==> 11-26 <==
==> flow/design.v <==
`timescale 1ns/1ps
module axi_fifo #(
    parameter WIDTH     = 32,
    parameter DEPTH     = 16,
    parameter PTR_WIDTH = 4    
)(
    input  logic             clk,
    input  logic             resetn, 
    input  logic             push,
    input  logic [WIDTH-1:0] fifo_wdata,
    input  logic             pop,
    output wire  [WIDTH-1:0] fifo_rdata,
    output wire              fifo_full,
    output wire              fifo_empty
);
logic [WIDTH-1:0]   mem [DEPTH-1:0];
logic [PTR_WIDTH:0] wptr;
logic [PTR_WIDTH:0] rptr;
wire [PTR_WIDTH:0] fill_level;
wire               wrap;
always @(posedge clk) begin
    if (push && (!fifo_full)) begin
        mem[wptr[PTR_WIDTH-1:0]] <= fifo_wdata;
    end
end
always @(posedge clk or negedge resetn) begin
    if (!resetn) begin
        wptr <= {PTR_WIDTH+1{1'b0}};
    end else if (push && (!fifo_full)) begin
        wptr <= wptr + {{(PTR_WIDTH){1'b0}}, 1'b1};
    end
end
always @(posedge clk or negedge resetn) begin
    if (!resetn) begin
        rptr <= {PTR_WIDTH+1{1'b0}};
    end else if (pop && (!fifo_empty)) begin
        rptr <= rptr + {{(PTR_WIDTH){1'b0}}, 1'b1};
    end
end
assign wrap = wptr[PTR_WIDTH] ^ rptr[PTR_WIDTH];
assign fill_level = {wrap, wptr[PTR_WIDTH-1:0]} - {1'b0, rptr[PTR_WIDTH-1:0]};
assign fifo_full = (fill_level == DEPTH);
assign fifo_empty = (fill_level == {PTR_WIDTH+1{1'b0}});
assign fifo_rdata = mem[rptr[PTR_WIDTH-1:0]];
endmodule
`timescale 1ns/1ps
module axi4_dut 
   (
    input wire ACLK,
    input wire ARESETn,
    input wire [4-1:0] MEM_AWID,
    input wire [32-1:0] MEM_AWADDR,
    input wire [8-1:0] MEM_AWLEN,
    input wire [3-1:0] MEM_AWSIZE,
    input wire [2-1:0] MEM_AWBURST,
    input wire [1-1:0] MEM_AWLOCK,
    input wire [4-1:0] MEM_AWCACHE,
    input wire [3-1:0] MEM_AWPROT,
    input wire [4-1:0] MEM_AWQOS,
    input wire MEM_AWVALID,
    output wire MEM_AWREADY,
    input wire [32-1:0] MEM_WDATA,
    input wire [(32/8)-1:0] MEM_WSTRB,
    input wire MEM_WLAST,
    input wire MEM_WVALID,
    output wire MEM_WREADY,
    output wire [4-1:0] MEM_BID,
    output wire [2-1:0] MEM_BRESP,
    output wire MEM_BVALID,
    input wire MEM_BREADY,
    input wire [4-1:0] MEM_ARID,
    input wire [32-1:0] MEM_ARADDR,
    input wire [8-1:0] MEM_ARLEN,
    input wire [3-1:0] MEM_ARSIZE,
    input wire [2-1:0] MEM_ARBURST,
    input wire [1-1:0] MEM_ARLOCK,
    input wire [4-1:0] MEM_ARCACHE,
    input wire [3-1:0] MEM_ARPROT,
    input wire [4-1:0] MEM_ARQOS,
    input wire MEM_ARVALID,
    output wire MEM_ARREADY,
    output wire [4-1:0] MEM_RID,
    output wire [32-1:0] MEM_RDATA,
    output wire [2-1:0] MEM_RRESP,
    output wire MEM_RLAST,
    output wire MEM_RVALID,
    input wire MEM_RREADY
);
reg [32-1:0] reg_bank [0:32-1];
wire	aw_push;
wire	aw_pop;
wire	w_push;
wire	w_pop;
wire	ar_push;
wire	ar_pop;
wire	r_push;
wire	r_pop;
wire	b_push;
wire	b_pop;
wire	aw_fifo_full;
wire	aw_fifo_empty;
wire	w_fifo_full;
wire	w_fifo_empty;
wire	ar_fifo_full;
wire	ar_fifo_empty;
wire	r_fifo_full;
wire	r_fifo_empty;
wire	b_fifo_full;
wire	b_fifo_empty;
wire [(32 + 8 + 3 + 2 + 4 + 3 + 1 + 4 +  4 + 7  )-1:0] aw_fifo_wdata;
wire [(32 + 8 + 3 + 2 + 4 + 3 + 1 + 4 +  4 + 7  )-1:0] aw_fifo_rdata;
wire [( 32 + 8 + 3 + 2 + 4 + 3 +1 +4 +4 + 7 )-1:0] ar_fifo_wdata;
wire [( 32 + 8 + 3 + 2 + 4 + 3 +1 +4 +4 + 7 )-1:0] ar_fifo_rdata;
wire [(1 + (32/8) + 32 )-1:0]  w_fifo_wdata;
wire [(1 + (32/8) + 32 )-1:0]  w_fifo_rdata;
wire [( 32 + 2 + 4 + 2 )-1:0]  r_fifo_rdata;
wire [(2 + 4 )-1:0]  b_fifo_wdata;
wire [(2 + 4 )-1:0]  b_fifo_rdata;
reg [( 32 + 2 + 4 + 2 )-1:0] r_fifo_wdata;
reg [2-1:0] bresp_int;  
axi_fifo #(
    .WIDTH((32 + 8 + 3 + 2 + 4 + 3 + 1 + 4 +  4 + 7  )),
    .DEPTH(16),
    .PTR_WIDTH(4)
) aw_fifo (
    .clk(ACLK),
    .resetn(ARESETn),
    .push(aw_push),
    .fifo_wdata(aw_fifo_wdata),
    .pop(aw_pop),
    .fifo_rdata(aw_fifo_rdata),
    .fifo_full(aw_fifo_full),
    .fifo_empty(aw_fifo_empty)
);
assign aw_push = MEM_AWVALID && MEM_AWREADY && !aw_fifo_full;
assign MEM_AWREADY = !aw_fifo_full;
assign aw_pop = !aw_fifo_empty && !w_fifo_empty && !b_fifo_full;
assign aw_fifo_wdata = {MEM_AWID, MEM_AWADDR, MEM_AWLEN, {{1'b0}, MEM_AWSIZE}, {{2'b00}, MEM_AWBURST}, MEM_AWCACHE, {{1'b0}, MEM_AWPROT}, {{3'b000}, MEM_AWLOCK}, MEM_AWQOS};  
axi_fifo #(
    .WIDTH((1 + (32/8) + 32 )),
    .DEPTH(16),
    .PTR_WIDTH(4)
) w_fifo (
    .clk(ACLK),
    .resetn(ARESETn),
    .push(w_push),
    .fifo_wdata(w_fifo_wdata),
    .pop(w_pop),
    .fifo_rdata(w_fifo_rdata),
    .fifo_full(w_fifo_full),
    .fifo_empty(w_fifo_empty)
);
assign w_push = MEM_WVALID && MEM_WREADY && !w_fifo_full;
assign MEM_WREADY = !w_fifo_full;
assign w_pop = !w_fifo_empty && aw_pop;
assign w_fifo_wdata = {MEM_WLAST, MEM_WSTRB, MEM_WDATA};
axi_fifo #(
    .WIDTH((2 + 4 )),
    .DEPTH(16),
    .PTR_WIDTH(4)
) b_fifo (
    .clk(ACLK),
    .resetn(ARESETn),
    .push(b_push),
    .fifo_wdata(b_fifo_wdata),
    .pop(b_pop),
    .fifo_rdata(b_fifo_rdata),
    .fifo_full(b_fifo_full),
    .fifo_empty(b_fifo_empty)
);
assign b_push = w_pop && !b_fifo_full && aw_pop;
assign b_pop = MEM_BREADY && MEM_BVALID;
assign MEM_BVALID = !b_fifo_empty;
assign MEM_BID = b_fifo_rdata[(2 + 4 )-1:(2 + 4 )-4];
assign MEM_BRESP = b_fifo_rdata[(2 + 4 )-4-1:0];
assign b_fifo_wdata = {aw_fifo_rdata[(32 + 8 + 3 + 2 + 4 + 3 + 1 + 4 +  4 + 7  )-1:(32 + 8 + 3 + 2 + 4 + 3 + 1 + 4 +  4 + 7  )-4], bresp_int};
axi_fifo #(
    .WIDTH(( 32 + 8 + 3 + 2 + 4 + 3 +1 +4 +4 + 7 )),
    .DEPTH(16),
    .PTR_WIDTH(4)
) ar_fifo (
    .clk(ACLK),
    .resetn(ARESETn),
    .push(ar_push),
    .fifo_wdata(ar_fifo_wdata),
    .pop(ar_pop),
    .fifo_rdata(ar_fifo_rdata),
    .fifo_full(ar_fifo_full),
    .fifo_empty(ar_fifo_empty)
);
assign ar_push = MEM_ARVALID && MEM_ARREADY && !ar_fifo_full;  
assign MEM_ARREADY = !ar_fifo_full;
assign ar_pop = !ar_fifo_empty && !r_fifo_full;
assign ar_fifo_wdata = {MEM_ARID, MEM_ARADDR, MEM_ARLEN, {{1'b0}, MEM_ARSIZE}, {{2'b00}, MEM_ARBURST}, MEM_ARCACHE, {{1'b0}, MEM_ARPROT}, {{3'b000}, MEM_ARLOCK}, MEM_ARQOS};
axi_fifo #(
    .WIDTH(( 32 + 2 + 4 + 2 )),
    .DEPTH(16),
    .PTR_WIDTH(4)
) r_fifo (
    .clk(ACLK),
    .resetn(ARESETn),
    .push(r_push),
    .fifo_wdata(r_fifo_wdata),
    .pop(r_pop),
    .fifo_rdata(r_fifo_rdata),
    .fifo_full(r_fifo_full),
    .fifo_empty(r_fifo_empty)
);
assign r_push = ar_pop && !r_fifo_full;
assign r_pop = MEM_RREADY && MEM_RVALID;
assign MEM_RVALID = !r_fifo_empty;
assign MEM_RID = r_fifo_rdata[( 32 + 2 + 4 + 2 )-1:2+2+32];
assign MEM_RDATA = r_fifo_rdata[32-1:0];
assign MEM_RRESP = r_fifo_rdata[2+2+32-1:32];
assign MEM_RLAST = 1'b1;
always @(posedge ACLK or negedge ARESETn) begin
    if (!ARESETn) begin
        integer i;
        for (i = 0; i < 32; i = i + 1) begin
            reg_bank[i] <= {32{1'b0}};
        end
    end else begin
        if (aw_pop && w_pop) begin
            if (aw_fifo_rdata[(32 + 8 + 3 + 2 + 4 + 3 + 1 + 4 +  4 + 7  )-5:32] >= 32'h00000000 && aw_fifo_rdata[(32 + 8 + 3 + 2 + 4 + 3 + 1 + 4 +  4 + 7  )-5:32] <= 32'h0000001F) begin
                reg_bank[aw_fifo_rdata[(32 + 8 + 3 + 2 + 4 + 3 + 1 + 4 +  4 + 7  )-5:32]] <= w_fifo_rdata[32-1:0];
            end
        end
    end
end
always @(*) begin
    bresp_int = 2'b00;
    if (aw_pop && w_pop) begin
        if (aw_fifo_rdata[(32 + 8 + 3 + 2 + 4 + 3 + 1 + 4 +  4 + 7  )-5:32] >= 32'h00000000 && aw_fifo_rdata[(32 + 8 + 3 + 2 + 4 + 3 + 1 + 4 +  4 + 7  )-5:32] <= 32'h0000001F) begin
            bresp_int = 2'b00;  
        end else begin
            bresp_int = 2'b11;  
        end
    end
end
always @(*) begin
    r_fifo_wdata = {( 32 + 2 + 4 + 2 ){1'b0}};
    if (!ARESETn) begin
        r_fifo_wdata = {( 32 + 2 + 4 + 2 ){1'b0}};
    end else begin
        if (ar_pop) begin
            if (ar_fifo_rdata[( 32 + 8 + 3 + 2 + 4 + 3 +1 +4 +4 + 7 )-5:32] >= 32'h00000000 && ar_fifo_rdata[( 32 + 8 + 3 + 2 + 4 + 3 +1 +4 +4 + 7 )-5:32] <= 32'h0000001F) begin
                r_fifo_wdata = {ar_fifo_rdata[( 32 + 8 + 3 + 2 + 4 + 3 +1 +4 +4 + 7 )-1:( 32 + 8 + 3 + 2 + 4 + 3 +1 +4 +4 + 7 )-4], {{2'b00}, 2'b00}, reg_bank[ar_fifo_rdata[( 32 + 8 + 3 + 2 + 4 + 3 +1 +4 +4 + 7 )-5:32]]};
            end else begin
                r_fifo_wdata = {ar_fifo_rdata[( 32 + 8 + 3 + 2 + 4 + 3 +1 +4 +4 + 7 )-1:( 32 + 8 + 3 + 2 + 4 + 3 +1 +4 +4 + 7 )-4], {{2'b00}, 2'b11}, {32{1'b0}}};  
            end
        end
    end
end
endmodule
==> flow/run.sh <==
#!/bin/bash
# the make line also repeats each setting of config.mk as NAME=value (left out here)
make -C /OpenROAD-flow-scripts/flow DESIGN_CONFIG=/design/flow/config.mk WORK_HOME=/design/flow/orfs CLKGATE_MAP_FILE= finish
==> flow/config.mk <==
export PLATFORM = sky130hd
export DESIGN_NAME = axi4_dut
export DESIGN_NICKNAME = axi4_dut
export VERILOG_FILES = /design/flow/design.v
export SDC_FILE = /design/flow/constraint.sdc
export NUM_CORES = 4
export LEC_CHECK = 0
export ABC_AREA = 1
export CAP_MARGIN = 15
export CELL_PAD_IN_SITES_DETAIL_PLACEMENT = 1
export CELL_PAD_IN_SITES_GLOBAL_PLACEMENT = 2
export CORE_MARGIN = 2
export CORE_UTILIZATION = 36
export CTS_CLUSTER_SIZE = 97
export GPL_TIMING_DRIVEN = 1
export PLACE_DENSITY = 0.6
export SETUP_SLACK_MARGIN = 0.85
export SLEW_MARGIN = 20
export TNS_END_PERCENT = 40
==> flow/constraint.sdc <==
create_clock -name core_clock -period 6.54 [get_ports {ACLK}]
set_input_delay 1.3080 -clock core_clock [delete_from_list [all_inputs] [get_ports {ACLK}]]
set_output_delay 1.3080 -clock core_clock [all_outputs]
set_load 0.01 [all_outputs]
==> 10-27: changes against 11-26 <==
==> flow/config.mk (replaced) <==
export PLATFORM = sky130hd
export DESIGN_NAME = axi4_dut
export DESIGN_NICKNAME = axi4_dut
export VERILOG_FILES = /design/flow/design.v
export SDC_FILE = /design/flow/constraint.sdc
export NUM_CORES = 4
export LEC_CHECK = 0
export CAP_MARGIN = 20
export CORE_MARGIN = 2
export CORE_UTILIZATION = 40
export PLACE_DENSITY = 0.6
export SLEW_MARGIN = 20
==> flow/constraint.sdc (replaced) <==
create_clock -name core_clock -period 6.84 [get_ports {ACLK}]
set_input_delay 1.3680 -clock core_clock [delete_from_list [all_inputs] [get_ports {ACLK}]]
set_output_delay 1.3680 -clock core_clock [all_outputs]
set_load 0.01 [all_outputs]
==> 02-11: changes against 11-26 <==
==> flow/config.mk (replaced) <==
export PLATFORM = sky130hd
export DESIGN_NAME = axi4_dut
export DESIGN_NICKNAME = axi4_dut
export VERILOG_FILES = /design/flow/design.v
export SDC_FILE = /design/flow/constraint.sdc
export NUM_CORES = 4
export LEC_CHECK = 0
export CAP_MARGIN = 20
export CORE_MARGIN = 9
export CORE_UTILIZATION = 40
export CTS_CLUSTER_SIZE = 88
export MAX_ROUTING_LAYER = met4
export MIN_ROUTING_LAYER = met2
export PLACE_DENSITY_LB_ADDON = 0.16
export SETUP_SLACK_MARGIN = 1.39
export SLEW_MARGIN = 20
==> flow/constraint.sdc (replaced) <==
create_clock -name core_clock -period 10.0 [get_ports {ACLK}]
set_input_delay 2.0000 -clock core_clock [delete_from_list [all_inputs] [get_ports {ACLK}]]
set_output_delay 2.0000 -clock core_clock [all_outputs]
set_load 0.01 [all_outputs]
==> impl_metrics.csv <==
group,metric,value,unit
timing,skew,0.0489,ns
timing,post-route-period-util,85.4,%
run_status,status,"timing/DRC/antenna clean",
finish,design_area,0.153,mm^2
finish,final-nonclk-buf-share,2.55,%
global_routing,grtUsageMet2,33.5,%
finish,nClkBuffers,462,
yosys,ys_sh_aoi,4.01,%
yosys,top_area_share,52.5,%
global_routing,antenna_found_initial,34,
[end of results for 10-27]
==> impl_metrics.csv <==
group,metric,value,unit
timing,post-route-period-util,65.8,%
global_routing,antenna_found_initial,0,
finish,design_area,0.154,mm^2
routing,firstDrtPassIters,10,
global_routing,grtUsageMet2,37.0,%
yosys,ys_sh_aoi,4.01,%
run_status,status,"timing/DRC/antenna clean",
timing,skew,0.0703,ns
finish,nClkBuffers,489,
yosys,top_area_share,52.5,%
clock_network,cts_root_buf,"clkbuf_16",
[end of results for 02-11]
==> impl_metrics.csv <==
group,metric,value,unit
run_status,status,"timing/DRC/antenna clean",
yosys,top_area_share,48.9,%
global_routing,grtUsageMet2,42.3,%
timing,skew,0.0436,ns
global_routing,antenna_found_initial,40,
yosys,ys_sh_aoi,5.40,%
finish,nClkBuffers,534,
yosys,ys_ff,3410,
finish,final-nonclk-buf-share,3.49,%
timing,post-route-period-util,84.4,%
[end of results for 11-26]

==> build 34: inputs <==
Starts from the design.v that is shown in full above.
clock: 6.54 ns
lec_check: 0
abc_area: 1
cap_margin: 15
cell_pad_in_sites_detail_placement: 1
cell_pad_in_sites_global_placement: 2
core_margin: 2
core_utilization: 69
cts_cluster_size: 97
gpl_routability_driven: 0
gpl_timing_driven: 1
hold_slack_margin: 0.03
min_routing_layer: met2
place_density: 0.6
setup_slack_margin: 0.85
slew_margin: 25
tns_end_percent: 25
run.sh (not shown) runs the stock make flow with config.mk's settings and CLKGATE_MAP_FILE=.
==> build 2: changes against build 34 <==
Settings changed: ABC_AREA 1 to default, CAP_MARGIN 15 to 20, CELL_PAD_IN_SITES_DETAIL_PLACEMENT 1 to default, CELL_PAD_IN_SITES_GLOBAL_PLACEMENT 2 to default, CORE_UTILIZATION 69 to 72, CTS_CLUSTER_DIAMETER from default to 28, CTS_CLUSTER_SIZE 97 to default, GPL_ROUTABILITY_DRIVEN 0 to default, GPL_TIMING_DRIVEN 1 to default, HOLD_SLACK_MARGIN 0.03 to default, MIN_ROUTING_LAYER met2 to default, PLACE_DENSITY 0.6 to default, SETUP_SLACK_MARGIN 0.85 to 0.51, SLEW_MARGIN 25 to 20, TNS_END_PERCENT 25 to default.
==> flow/constraint.sdc (replaced) <==
create_clock -name core_clock -period 4.25 [get_ports {ACLK}]
set_input_delay 0.8500 -clock core_clock [delete_from_list [all_inputs] [get_ports {ACLK}]]
set_output_delay 0.8500 -clock core_clock [all_outputs]
set_load 0.01 [all_outputs]
==> build 73: changes against build 34 <==
Settings changed: ABC_AREA 1 to default, CELL_PAD_IN_SITES_DETAIL_PLACEMENT 1 to default, CELL_PAD_IN_SITES_GLOBAL_PLACEMENT 2 to default, CORE_UTILIZATION 69 to 70, CTS_CLUSTER_SIZE 97 to 29, GPL_ROUTABILITY_DRIVEN 0 to default, GPL_TIMING_DRIVEN 1 to default, HOLD_SLACK_MARGIN 0.03 to default, MIN_ROUTING_LAYER met2 to default, SETUP_SLACK_MARGIN 0.85 to 1.03, SLEW_MARGIN 25 to 20, TNS_END_PERCENT 25 to default.
==> flow/constraint.sdc (replaced) <==
create_clock -name core_clock -period 3.93 [get_ports {ACLK}]
set_input_delay 0.7860 -clock core_clock [delete_from_list [all_inputs] [get_ports {ACLK}]]
set_output_delay 0.7860 -clock core_clock [all_outputs]
set_load 0.01 [all_outputs]
==> trial 39: changes against build 34 <==
Settings changed: ABC_AREA 1 to default, CAP_MARGIN 15 to 20, CELL_PAD_IN_SITES_DETAIL_PLACEMENT 1 to default, CELL_PAD_IN_SITES_GLOBAL_PLACEMENT 2 to default, CORE_UTILIZATION 69 to 40, CTS_CLUSTER_SIZE 97 to default, GPL_ROUTABILITY_DRIVEN 0 to default, GPL_TIMING_DRIVEN 1 to default, HOLD_SLACK_MARGIN 0.03 to default, MIN_ROUTING_LAYER met2 to default, SETUP_SLACK_MARGIN 0.85 to default, SLEW_MARGIN 25 to 20, TNS_END_PERCENT 25 to default.
==> flow/constraint.sdc (replaced) <==
create_clock -name core_clock -period 10.0 [get_ports {ACLK}]
set_input_delay 2.0000 -clock core_clock [delete_from_list [all_inputs] [get_ports {ACLK}]]
set_output_delay 2.0000 -clock core_clock [all_outputs]
set_load 0.01 [all_outputs]
==> summary of the runs <==
Build 34 ended with an error in global placement without I/O. Build 2 completed, yet does not pass: max-capacitance violations, max-slew violations, negative setup slack. Trial 39 went through all stages and came out clean. Build 73 produced a layout that fails on negative setup slack.
In build 2 the clock skew is lower than in trial 39, by 0.0018 ns.
The lowest combinational power belongs to trial 39, the highest to build 73.
Register-to-register slack: trial 39 > build 73 > build 2.
Between trial 39 and build 2, the lower clock power is in trial 39 (gap 74%, measured against build 2).
Worst hold slack, lowest first: build 73, trial 39, build 2.
In area after synthesis, trial 39 and build 2 do not differ.
Of build 73 and build 2, build 73 has the higher worst setup slack (gap 0.53 ns).
Against build 34, the die area of trial 39 is larger by 60%.
First-iteration DRC count: build 2 > build 73 > trial 39.
The highest core utilization belongs to build 2, the lowest to trial 39.
No activity file was given, so power comes from the tool's default toggle rates.
